==> amber: inputs <==
==> flow/design.v <==
module ChipInterface #(parameter FRE = 25000000, parameter DEBOUNCE = FRE / 100) (
    input logic clock,
    input logic confirm,
    input logic clear,
    input logic algorithm_select_mode,
    input reset,
    input logic enter0, enter1,
    output logic [5:0] led
  );
  logic confirm_sync, clear_sync, enter0_sync, enter1_sync, algorithm_select_mode_sync;
  logic enter0_valid_press, enter1_valid_press, clear_valid_press, confirm_valid_press, algorithm_select_mode_valid_press;
  logic [11:0] password_current, password_next;
  logic [11:0] password_ref;
  logic [5:0] OTP;
  logic change_current, change_next;
  logic [31:0] cnt_current, cnt_next;
  logic [1:0] wrong_password_time_current, wrong_password_time_next;
  logic algorithm_selet_current, algorithm_selet_next;
  logic [2:0] algorithm_mode_current, algorithm_mode_next;
  password_generator password_generator_inst(
    .clock(clock),
    .reset(reset),  
    .algorithm_select(algorithm_mode_current),
    .OTP(OTP), 
    .password(password_ref));
  FF2_Synchronizer confirm_sync_ (
    .clock(clock),
    .button(confirm),
    .sync_button(confirm_sync)
  );
  FF2_Synchronizer clear_sync_ (
    .clock(clock),
    .button(clear),
    .sync_button(clear_sync)
  );
  FF2_Synchronizer enter0_sync_ (
    .clock(clock),
    .button(enter0),
    .sync_button(enter0_sync)
  );
  FF2_Synchronizer enter1_sync_ (
    .clock(clock),
    .button(enter1),
    .sync_button(enter1_sync)
  );
  FF2_Synchronizer algorithm_select_mode_sync_ (
    .clock(clock),
    .button(algorithm_select_mode),
    .sync_button(algorithm_select_mode_sync)
  );
  button_handler #(.COUNT_MAX(DEBOUNCE)) confirm_valid(.clock(clock), .reset(reset), .btn(confirm_sync), .valid_press(confirm_valid_press));
  button_handler #(.COUNT_MAX(DEBOUNCE)) clear_valid(.clock(clock), .reset(reset), .btn(clear_sync), .valid_press(clear_valid_press));
  button_handler #(.COUNT_MAX(DEBOUNCE)) enter0_valid(.clock(clock), .reset(reset), .btn(enter0_sync), .valid_press(enter0_valid_press));
  button_handler #(.COUNT_MAX(DEBOUNCE)) enter1_valid(.clock(clock), .reset(reset), .btn(enter1_sync), .valid_press(enter1_valid_press));
  button_handler #(.COUNT_MAX(DEBOUNCE)) algorithm_select_mode_valid(.clock(clock), .reset(reset), .btn(algorithm_select_mode_sync), .valid_press(algorithm_select_mode_valid_press));
  OTP_generator inst_OTP_generator(.clock(clock), .reset(reset), .change(change_current), .OTP(OTP));
  typedef enum logic [2:0] {IDLE = 3'b000, 
                            TIMEOUT = 3'b001, 
                            INPUT = 3'b010, 
                            VERIFY = 3'b011, 
                            PASS = 3'b100, 
                            FAIL = 3'b101, 
                            LOCK = 3'b110,
                            ALGO_SELECT = 3'b111} state_t;
  state_t current_state, next_state;
  always_ff @(posedge clock or posedge reset) begin 
    if(reset) begin
      current_state <= IDLE;
      password_current <= 0;
      change_current <= 0;
      wrong_password_time_current <= 0;
      algorithm_selet_current <= 0;
      algorithm_mode_current <= 0;
      cnt_current <= 0;
    end
    else begin
      current_state <= next_state;
      password_current <= password_next;
      change_current <= change_next;
      wrong_password_time_current <= wrong_password_time_next;
      algorithm_selet_current <= algorithm_selet_next;
      algorithm_mode_current <= algorithm_mode_next;
      cnt_current <= cnt_next;
    end
  end
  always_comb begin
    case(current_state)
      IDLE: begin
        wrong_password_time_next = wrong_password_time_current;
        algorithm_mode_next = algorithm_mode_current;
        if(cnt_current == 60 * FRE -1) begin
          next_state = TIMEOUT;
          password_next = 0;
          change_next = 1;
          algorithm_selet_next = 0;
          cnt_next = 0;
        end
        else if(algorithm_select_mode_valid_press) begin
            algorithm_selet_next = 1;
            next_state = INPUT;
            change_next = 0;
            password_next = 0;
            cnt_next = 0;
        end
        else if(enter0_valid_press)begin
           cnt_next = 0;
           next_state = INPUT;
           password_next = {password_current[10:0],1'b0};
           change_next = 0;
           algorithm_selet_next = 0;
        end 
        else if(enter1_valid_press)begin
           cnt_next = 0;
           next_state = INPUT;
           password_next = {password_current[10:0],1'b1};
           change_next = 0;
           algorithm_selet_next = 0;
        end 
        else begin
          cnt_next = cnt_current + 1;
          next_state = IDLE;
          password_next = 0;
          change_next = 0;
          algorithm_selet_next = 0;
        end
      end
      TIMEOUT: begin
        next_state = IDLE;
        wrong_password_time_next = wrong_password_time_current;
        cnt_next = cnt_current + 1;
        password_next = 0;
        change_next = 0;
        algorithm_selet_next = 0;
        algorithm_mode_next = algorithm_mode_current;
      end
      INPUT:begin
        wrong_password_time_next = wrong_password_time_current;
        cnt_next = 0;
        change_next = 0;
        algorithm_selet_next = algorithm_selet_current;
        algorithm_mode_next = algorithm_mode_current;
        if(confirm_valid_press) begin
           next_state = VERIFY;
           password_next = password_current;
        end
        else if(clear_valid_press) begin
           next_state = INPUT;
           password_next = 0;
        end
        else if(enter0_valid_press) begin
           next_state = INPUT;
           password_next = {password_current[10:0],1'b0};
        end 
        else if(enter1_valid_press)begin
           next_state = INPUT;
           password_next = {password_current[10:0],1'b1};
        end
        else begin
          next_state = INPUT;
          password_next = password_current;
        end
      end
      VERIFY: begin
        cnt_next = 0;
        password_next = 0;
        change_next = 0;
        algorithm_selet_next = algorithm_selet_current;
        algorithm_mode_next = algorithm_mode_current;
        if(password_current == password_ref) begin
            next_state = PASS;
            wrong_password_time_next = wrong_password_time_current;
        end
        else begin
            next_state = FAIL;
            wrong_password_time_next = wrong_password_time_current + 1;
        end
      end
      PASS: begin
        wrong_password_time_next = wrong_password_time_current;
        password_next = 0;
        algorithm_selet_next = algorithm_selet_current;
        algorithm_mode_next = algorithm_mode_current;
        if(cnt_current == 6 * FRE) begin
          if(algorithm_selet_current == 1) begin
              next_state = ALGO_SELECT;
              change_next = 0;
          end
          else begin
              next_state = IDLE;
              change_next = 1;
          end
          cnt_next = 0;
        end 
        else begin
          cnt_next = cnt_current + 1;
          next_state = PASS;
          change_next = 0;
        end
      end
      ALGO_SELECT : begin
        password_next = 0;
        cnt_next = 0;
        algorithm_selet_next = 0;
        wrong_password_time_next = wrong_password_time_current;
        if(confirm_valid_press) begin
           next_state = IDLE;
           algorithm_mode_next = algorithm_mode_current;
           change_next = 1;
        end
        else if(clear_valid_press) begin
           next_state = ALGO_SELECT;
           algorithm_mode_next = 0;
           change_next = 0;
        end
        else if(enter0_valid_press) begin
           next_state = ALGO_SELECT;
           algorithm_mode_next = {algorithm_mode_current[1:0],1'b0};
           change_next = 0;
        end 
        else if(enter1_valid_press)begin
           next_state = ALGO_SELECT;
           algorithm_mode_next = {algorithm_mode_current[1:0],1'b1};
           change_next = 0;
        end
        else begin
           next_state = ALGO_SELECT;
           algorithm_mode_next = algorithm_mode_current;
           change_next = 0;
        end
      end
      FAIL: begin
        algorithm_mode_next = algorithm_mode_current;
        wrong_password_time_next = wrong_password_time_current;
        password_next = 0;
        algorithm_selet_next = 0;
        if(cnt_current == 6 * FRE) begin
          change_next = 1;
          cnt_next = 0;
          next_state = LOCK;
        end 
        else begin
          cnt_next = cnt_current + 1;
          next_state = FAIL;
          change_next = 0;
        end
      end
      LOCK: begin
         algorithm_mode_next = algorithm_mode_current;
         cnt_next = cnt_current + 1;
         wrong_password_time_next = wrong_password_time_current;
         password_next = 0;
         algorithm_selet_next = 0;
         if(wrong_password_time_current == 1) begin
            if(cnt_current == 15 * FRE) begin
              next_state = IDLE;
              change_next = 1;
              cnt_next = 0;
            end
            else begin
              next_state = LOCK;
              change_next = 0;
            end
         end
         else if (wrong_password_time_current == 2) begin
            if(cnt_current == 30 * FRE) begin
              next_state = IDLE;
              change_next = 1;
              cnt_next = 0;
            end
            else begin
               next_state = LOCK;
              change_next = 0;
            end 
         end
         else begin
            if(cnt_current == 60 * FRE) begin
                 next_state = IDLE;
                 change_next = 1;
                 cnt_next = 0;
            end
            else begin
              next_state = LOCK;
              change_next = 0;
            end
         end
      end
    endcase
  end
  always_ff @(posedge clock or posedge reset) begin
    if(reset) led <= 6'b0;
    else if(current_state == PASS) led <= 6'b111111;
    else if(current_state == ALGO_SELECT) begin
        led <= {4'b0, algorithm_mode_current};
    end
    else if(current_state == FAIL) begin
    if ((cnt_current >= FRE*1 && cnt_current < FRE*2) || 
        (cnt_current >= FRE*3 && cnt_current < FRE*4) || 
        (cnt_current >= FRE*5 && cnt_current < FRE*6))
        led <= 6'b0; 
    else
        led <= 6'b111111; 
    end
    else if(current_state == LOCK) led <= 6'b101010;
    else led <= OTP;
  end
endmodule
module password_generator(
    input logic clock,
    input logic reset,  
    input logic [2:0] algorithm_select,
    input logic [5:0] OTP,
    output logic [11:0] password
);
  always_ff @(posedge clock or posedge reset) begin
      if(reset) begin
          password <= 0;
      end
      else begin
        case(algorithm_select)
            3'd0: password <= OTP * 2 + 1;                    
            3'd1: password <= (OTP << 2) ^ 12'hA3; 
            3'd2: password <= (OTP * 3) + (OTP >> 1);         
            3'd3: password <= ~(OTP * 5) & 12'hFFF;           
            3'd4: password <= (OTP * OTP) % 4096;             
            3'd5: password <= ((OTP << 3) - OTP) ^ 12'h3C3;   
            3'd6: password <= {OTP[2:0], OTP[5:3]} + 12'h55A; 
            3'd7: password <= (OTP * 9) & 12'hFFF;            
        endcase
      end
  end
endmodule
module OTP_generator(
    input logic clock,
    input logic change,
    input reset,
    output logic [5:0] OTP 
);
    logic [5:0] lfsr;
    always_ff @(posedge clock or posedge reset) begin
        if (reset)
            lfsr <= 6'b101101;  
        else if (change)
            lfsr <= {lfsr[4:0], lfsr[5] ^ lfsr[3]};
    end
    assign OTP = lfsr;
endmodule
module button_handler (
    input  logic clock,        
    input  logic reset,
    input  logic btn,         
    output logic valid_press  
);
    parameter COUNT_MAX = 250_000;
    logic btn_pre;
    logic [$clog2(COUNT_MAX):0] count;
    logic armed;
    always_ff @(posedge clock or posedge reset) begin
        if (reset)
            btn_pre <= 0;
        else
            btn_pre <= btn;
    end
    always_ff @(posedge clock or posedge reset) begin
        if (reset) begin
            count <= 0;
            valid_press <= 0;
            armed <= 1;
        end else begin
            valid_press <= 0;  
            if (btn && btn_pre) begin  
                if (armed) begin
                    if (count < COUNT_MAX - 1) begin
                        count <= count + 1;
                    end else begin
                        valid_press <= 1;  
                        armed <= 0;        
                        count <= 0;
                    end
                end
            end else begin
                count <= 0;
                if (!btn) 
                    armed <= 1; 
            end
        end
    end
endmodule
module FF2_Synchronizer(
  input logic clock,
  input logic button,
  output logic sync_button
);
  logic [1:0] button_dff;
  always_ff @(posedge clock) begin
    button_dff[0] <= button;
    button_dff[1] <= button_dff[0];
  end
  assign sync_button = button_dff[1];
endmodule
`default_nettype none
module my_chip (
    input logic [11:0] io_in,  
    output logic [11:0] io_out,  
    input logic clock,
    input logic reset  
);
    ChipInterface #(.FRE(25000)) chipInterface_inst(
        .clock(clock),
        .confirm(io_in[0]),
        .clear(io_in[1]),
        .algorithm_select_mode(io_in[2]),
        .reset(reset),
        .enter0(io_in[3]), 
        .enter1(io_in[4]),
        .led(io_out[5:0])
    );
    assign io_out[11:6] = 6'b0;
endmodule
==> flow/run.sh <==
#!/bin/bash
# the make line also repeats each setting of config.mk as NAME=value (left out here)
make -C /OpenROAD-flow-scripts/flow DESIGN_CONFIG=/design/flow/config.mk WORK_HOME=/design/flow/orfs CLKGATE_MAP_FILE= finish
==> flow/config.mk <==
export PLATFORM = sky130hd
export DESIGN_NAME = my_chip
export DESIGN_NICKNAME = my_chip
export VERILOG_FILES = /design/flow/design.v
export SDC_FILE = /design/flow/constraint.sdc
export NUM_CORES = 4
export LEC_CHECK = 0
export ABC_AREA = 1
export CAP_MARGIN = 20
export CELL_PAD_IN_SITES_DETAIL_PLACEMENT = 0
export CORE_MARGIN = 2
export CORE_UTILIZATION = 72
export CTS_CLUSTER_DIAMETER = 27
export CTS_CLUSTER_SIZE = 50
export MAX_ROUTING_LAYER = met4
export PLACE_DENSITY = 0.38
export SETUP_SLACK_MARGIN = 0.46
export SLEW_MARGIN = 20
export TNS_END_PERCENT = 100
==> flow/constraint.sdc <==
create_clock -name core_clock -period 3.73 [get_ports {clock}]
set_input_delay 0.7460 -clock core_clock [delete_from_list [all_inputs] [get_ports {clock}]]
set_output_delay 0.7460 -clock core_clock [all_outputs]
set_load 0.01 [all_outputs]
==> pepper: changes against amber <==
ABC_AREA = not set   (was 1)
CELL_PAD_IN_SITES_DETAIL_PLACEMENT = not set   (was 0)
CORE_UTILIZATION = 69   (was 72)
CTS_CLUSTER_DIAMETER = not set   (was 27)
CTS_CLUSTER_SIZE = not set   (was 50)
MAX_ROUTING_LAYER = not set   (was met4)
PLACE_DENSITY = not set   (was 0.38)
SETUP_SLACK_MARGIN = not set   (was 0.46)
TNS_END_PERCENT = not set   (was 100)
==> flow/constraint.sdc (replaced) <==
create_clock -name core_clock -period 4.42 [get_ports {clock}]
set_input_delay 0.8840 -clock core_clock [delete_from_list [all_inputs] [get_ports {clock}]]
set_output_delay 0.8840 -clock core_clock [all_outputs]
set_load 0.01 [all_outputs]
==> summary.txt <==
This note records the results obtained with Yosys and OpenROAD.

Outcome
The run finished with no timing, DRC or antenna violations.

Layout
For this run, the share of the core covered by cells in the final layout is 0.777. The layout report lists the clock-cell share of area as 0.0577. Summing all multi-input logic gate instances after layout gives 0.00530 mm².

Synthesis
The synthesized netlist occupies a cell area of 0.00953 mm². The area fraction in mux cells is 0.00643. Looking at the gate-level netlist, the highest instance count belongs to dfrtp_1. Per Yosys stat, the portion of area used by sequential elements is 0.398.

Critical path
The highest fanout seen on the critical path is 18.

Final timing
The pin closest to its max-slew limit shows a slew of 1.06 ns. The worst clock skew is 0.0114 ns. The worst path meets setup with 0.559 ns of slack.

Floorplanning
The area inside the core boundary is 0.0133 mm².

Clocking
The timing report gives the clock slew at the launch and capture registers of the worst setup and hold paths as 0.06 ns.

Placed design
The instance area after placement is 0.00977 mm².

Power
The power of the clock network is 1.46 mW.
Source of the figures above: pepper

==> summary.txt <==
This note records the results obtained with Yosys and OpenROAD.

Layout
The combinational gate area is 0.00571 mm². The finished layout reports a core utilization of 0.820. Of all the cell area in the finished design, the clock network holds 0.0583.

Floorplanning
The region available for standard cell placement spans 0.0139 mm².

Final timing
For the pin with the worst max-slew slack, the measured transition is 0.901 ns. The setup slack of the critical path after layout is 0.105 ns.

Placed design
The instance area after placement is 0.0105 mm².

Synthesis
The part of the Yosys area used for sequential elements is 0.370. Before any placement, the netlist area is recorded as 0.0102 mm². The area fraction in mux cells is 0.

The most frequently used cell type in the post-synthesis netlist is nand2_1.

Outcome
The run finished with no timing, DRC or antenna violations.

Power
The power of the clock network is 1.93 mW.

Critical path
STA lists the maximum fanout along the critical path as 4.

Clocking
Per the post-CTS timing run, clock transition at the registers of the reported paths is 0.07 ns.
Source of the figures above: amber

Power is estimated from default activity; no workload was simulated.
